// apb_master
module apb_master(
  input pclk, 
  input preset,
  input [31:0]paddr,
  input pwrite,
  input [2:0]pprot,
  input [31:0]pwdata,
  input [3:0]pstrb,
  output  reg[31:0]prdata,
  output pslverr,
  output reg penable,
  output reg [3:0]psel,
  output reg pready
);
For scale: ~8900 cells after synthesis, about 4200 flip-flops, about 110 I/O pins, roughly 160000 um^2 of cells after synthesis.
clock: 7.01 ns
lec_check: 0
cap_margin: 20
core_margin: 2
core_utilization: 15
cts_cluster_size: 13
gpl_routability_driven: 0
gpl_timing_driven: 0
max_routing_layer: met4
place_density_lb_addon: 0.15
setup_slack_margin: -0.57
slew_margin: 20
run.sh (not shown) runs the stock make flow with config.mk's settings and CLKGATE_MAP_FILE=.
The starting point completed with no timing, DRC or antenna violations.
Change:
Settings changed: CORE_UTILIZATION 15 to 72, CTS_CLUSTER_SIZE 13 to unset, GPL_ROUTABILITY_DRIVEN 0 to unset, GPL_TIMING_DRIVEN 0 to unset, MAX_ROUTING_LAYER met4 to unset, PLACE_DENSITY_LB_ADDON 0.15 to 0.0, SETUP_SLACK_MARGIN -0.57 to 0.91.
Clock period 7.01 ns to 3.12 ns, I/O delays scaled along.
Result: Synthesized cell count is unchanged; first-iteration DRC count went up by 41%; final area went down by 4.3%.
Change:
Settings changed: CTS_CLUSTER_DIAMETER set to 396, CTS_CLUSTER_SIZE set to 18, PLACE_DENSITY set to 0.6, PLACE_DENSITY_LB_ADDON 0.0 to unset, SETUP_SLACK_MARGIN 0.91 to 0.92.
Clock period 3.12 ns to 3.09 ns, I/O delays scaled along.
Outcome:
- The changed run ran to the end with no violations
- sequential share of layout area is higher by 2.1 points
- register-to-register slack improved by 0.07 ns
- sequential cell count stays the same
- total power falls by 11%
- via count goes down by 2.9%
- count of clock-buffer cells in the layout falls by 97
- core utilization goes down by 2.6 points
- final cell count is lower by 2.5%
- design area is lower by 3.1%
- global-route usage is lower by 1.4 points
- area after synthesis does not change
Change:
Settings changed: CORE_UTILIZATION 72 to 45, CTS_CLUSTER_DIAMETER 396 to unset, CTS_CLUSTER_SIZE 18 to unset, SETUP_SLACK_MARGIN 0.92 to unset.
Clock period 3.09 ns to 8.0 ns, I/O delays scaled along.
Clock power went down by 46%.
Cell count rose by 10%.
Sequential share of layout area climbs by 1.6 points.

---

Starting RTL as in the previous note.
Settings: LEC_CHECK=0, CAP_MARGIN=20, CORE_MARGIN=2, CORE_UTILIZATION=72, PLACE_DENSITY=0.4, SETUP_SLACK_MARGIN=0.77, SLEW_MARGIN=20; clock period 3.13 ns.
Next try:
CORE_ASPECT_RATIO = 0.5   (was unset)
CTS_CLUSTER_DIAMETER = 400   (was unset)
PLACE_DENSITY = 0.6   (was 0.4)
SETUP_SLACK_MARGIN = 0.89   (was 0.77)
clock period = 3.09 ns   (was 3.13 ns; I/O delays follow)
After rerunning: Synthesized cell count stays the same; sequential cell count does not change; critical path depth is unchanged; cell count went down by 3.5%.
Next try:
CORE_ASPECT_RATIO = unset   (was 0.5)
CORE_UTILIZATION = 68   (was 72)
CTS_CLUSTER_DIAMETER = unset   (was 400)
SETUP_SLACK_MARGIN = unset   (was 0.89)
clock period = 3.26 ns   (was 3.09 ns; I/O delays follow)
Effect: Setup slack degrades by 0.36 ns. Routed wire length went up by a few percent. Clock skew rose by 0.0067 ns.

---

## red
The RTL this note starts from:
==> flow/design.v <==
module storage(input pclk,input we,input pwrite,input [31:0]paddr,input [31:0]pwdata,input [3:0]pstrb,output reg [31:0]prdata);
  reg [31:0]memory[0:31];
  always @(posedge pclk) begin
    if(we) begin
      		if(pstrb==4'b0) begin
            	memory[paddr[4:0]]<=pwdata;
            end
            else begin
              if (pstrb[0]) memory[paddr[4:0]][7:0]   <= pwdata[7:0];
            	if (pstrb[1]) memory[paddr[4:0]][15:8]  <= pwdata[15:8];
           		if (pstrb[2]) memory[paddr[4:0]][23:16] <= pwdata[23:16];
            	if (pstrb[3]) memory[paddr[4:0]][31:24] <= pwdata[31:24];
            end
    end
  end
  always @(*) begin
    if(pwrite) prdata=32'b0;
    else prdata=memory[paddr[4:0]];
  end
endmodule
module apb_slave( 
    input pclk,
    input psel,
    input penable,
    input preset, 
    input [31:0]paddr,
    input pwrite,
    input [2:0]pprot,
    input [31:0]pwdata,
    input [3:0]pstrb,
    output reg [31:0]prdata,
    output reg pslverr,
    output reg pready
  );
   reg ready;
   wire [31:0]rdata;
   storage m1(pclk,psel & penable & pwrite,pwrite,paddr,pwdata,pstrb,rdata);
   always @(*) begin
     ready=1'b0;
     if(psel & penable & pwrite) begin
            ready=~pready;
          end
     else if(psel & penable & ~pwrite) begin
            ready=~pready;
          end
     else if( ~penable) begin
            ready=1'b0;
          end
     pslverr=1'b0;
   end
   always @(posedge pclk)begin
     pready<=ready;
     prdata<=rdata;
   end   
 endmodule
module apb_master(
  input pclk, 
  input preset,
  input [31:0]paddr,
  input pwrite,
  input [2:0]pprot,
  input [31:0]pwdata,
  input [3:0]pstrb,
  output  reg[31:0]prdata,
  output pslverr,
  output reg penable,
  output reg [3:0]psel,
  output reg pready
);
  wire [31:0] prdata0,prdata1,prdata2,prdata3;
  wire pslverr0,pslverr1,pslverr2,pslverr3;
  wire pready0,pready1,pready2,pready3;
  apb_slave slave0 (pclk,psel[0],penable,preset,paddr,pwrite,pprot,pwdata,pstrb,prdata0,pslverr0,pready0);
  apb_slave slave1 (pclk,psel[1],penable,preset,paddr,pwrite,pprot,pwdata,pstrb,prdata1,pslverr1,pready1);
  apb_slave slave2 (pclk,psel[2],penable,preset,paddr,pwrite,pprot,pwdata,pstrb,prdata2,pslverr2,pready2);
  apb_slave slave3 (pclk,psel[3],penable,preset,paddr,pwrite,pprot,pwdata,pstrb,prdata3,pslverr3,pready3); 
  assign pslverr=pslverr0|pslverr1|pslverr2|pslverr3;
  reg [1:0]state,nextstate;
  parameter idle=2'b0,setup=2'd1,access=2'd2;
  always@(posedge pclk)begin
      if(~preset) state<=idle;
      else state<=nextstate;
  end
  always @(*) begin
    nextstate=idle;
    penable=1'b0;
    case (state)
      idle : begin
        penable=1'b0;
        if(|paddr) nextstate=setup;
        else nextstate=idle;
      end
      setup : begin
        penable=1'b0;
        if(|paddr) nextstate=access;
        else nextstate=idle;
      end
      access:  begin
        penable=1'b1;
        if ( (paddr!=4'b0) && (pready==1'b1)) nextstate=setup;
        else if( (paddr==4'b0) && (pready==1'b1)) nextstate=idle;
        else nextstate=access;
      end
       default nextstate=idle;
    endcase
    case (paddr[31:30])
        2'b00 : begin
                psel=4'b0001;
                prdata=prdata0;
                end
        2'b01 : begin
                psel=4'b0010;
                prdata=prdata1;
                end
        2'b10 : begin
                psel=4'b0100;
                prdata=prdata2;
                end
        2'b11 : begin
                psel=4'b1000;
                prdata=prdata3;
                end
    endcase
    pready=pready0|pready1|pready2|pready3;
  end
endmodule
clock: 8.0 ns
lec_check: 0
abc_area: 1
cap_margin: 20
cell_pad_in_sites_detail_placement: 2
cell_pad_in_sites_global_placement: 1
core_margin: 2
core_utilization: 40
gpl_timing_driven: 0
hold_slack_margin: 0.28
max_routing_layer: met4
slew_margin: 20
red completed; timing, DRC and antenna clean
Changes in blue relative to red:
- putting PLACE_DENSITY at 0.37 where nothing was set
- putting TNS_END_PERCENT at 10 where nothing was set
- clearing ABC_AREA, which used to be 1
- clearing GPL_TIMING_DRIVEN, which used to be 0
- putting CTS_CLUSTER_SIZE at 98 where nothing was set
- clearing CELL_PAD_IN_SITES_DETAIL_PLACEMENT, which used to be 2
- clearing MAX_ROUTING_LAYER, which used to be met4
- clearing HOLD_SLACK_MARGIN, which used to be 0.28
- clearing CELL_PAD_IN_SITES_GLOBAL_PLACEMENT, which used to be 1
- swapping 40 for 66 in CORE_UTILIZATION
- swapping 8.0 for 4.73 in the clock period (ns, I/O delays scaled along)
### Flow results
- Diff red -> blue | placed wire-length estimate after detailed placement | down by more than half
- Comparing die height for blue and red, the bigger number came from red.
- Delta(routed wire length, blue - red) < 0
- Summary of the comparison: final standard cell area without fillers is lower in blue, relative to red.
- Between blue and red, it is blue whose global routing met3 resource utilization is higher, by 2.4 points.
- Clock network fraction of total power ended up 3.1 points lower on blue than on red.
- Of blue and red, red shows the lower largest voltage drop on the vdd net, with blue above it.
Changes in green relative to blue:
- CORE_UTILIZATION changed from 66 to 45
- TNS_END_PERCENT removed (was 10)
- PLACE_DENSITY changed from 0.37 to 0.6
- CTS_CLUSTER_SIZE removed (was 98)
- the clock period (ns, I/O delays scaled along) changed from 4.73 to 5.56
--- outcome ---
Placement-stage cell area (higher): blue
The worst hold path class comes out input pin to register in one run and register to register in the other, namely in blue and green respectively.
green has fraction of standard cell area that is sequential above what blue had.
green against blue: final critical-path setup slack higher; synthesis area per yosys roughly the same; maximum cell stage delay along the critical path higher.
Edits applied to the flow inputs when going from green to orange:
- a change of CORE_UTILIZATION from 45 to 72
- a change of PLACE_DENSITY from 0.6 to 0.4
- an added SETUP_SLACK_MARGIN of 0.77
- an added CTS_CLUSTER_SIZE of 64
- a change of CAP_MARGIN from 20 to 0
- a change of the clock period (ns, I/O delays scaled along) from 5.56 to 3.09
--- outcome ---
- Compared with green, orange shows a lower total routed wire length on the met1 layer.
- orange vs green, combinational power share went up by 0.6 points.
- Compared with green, in orange non-clock buffer count now sits higher; actual transition at the worst max-transition pin now sits lower; count of clock-net buffers in the final layout now sits lower; number of inserted filler cells in the final layout now sits lower.
- Comparing orange and green, the higher post-placement worst setup slack is on green.
- orange reached the final stage; the timing, DRC and antenna checks on its layout passed.
Here is what was changed in the inputs of purple compared with orange.
- CTS_CLUSTER_SIZE now 13, was 64
- SLEW_MARGIN now 35, was 20
- PLACE_DENSITY now 0.41, was 0.4
- CORE_ASPECT_RATIO now 0.92, previously not set
- SETUP_SLACK_MARGIN now 0.61, was 0.77
- CAP_MARGIN now 10, was 0
--- outcome ---
purple contains more vias than orange.
Number of tap cells added at floorplan shrinks slightly when moving from orange to purple.
purple against orange; total design power is down by a few percent.
On purple: net switching power figure is about 2.4% lower than what orange gave.
purple vs orange: number of global-route vias before repair up in purple
Delta(design area, purple - orange) < 0
Power and IR drop assume default switching activity.
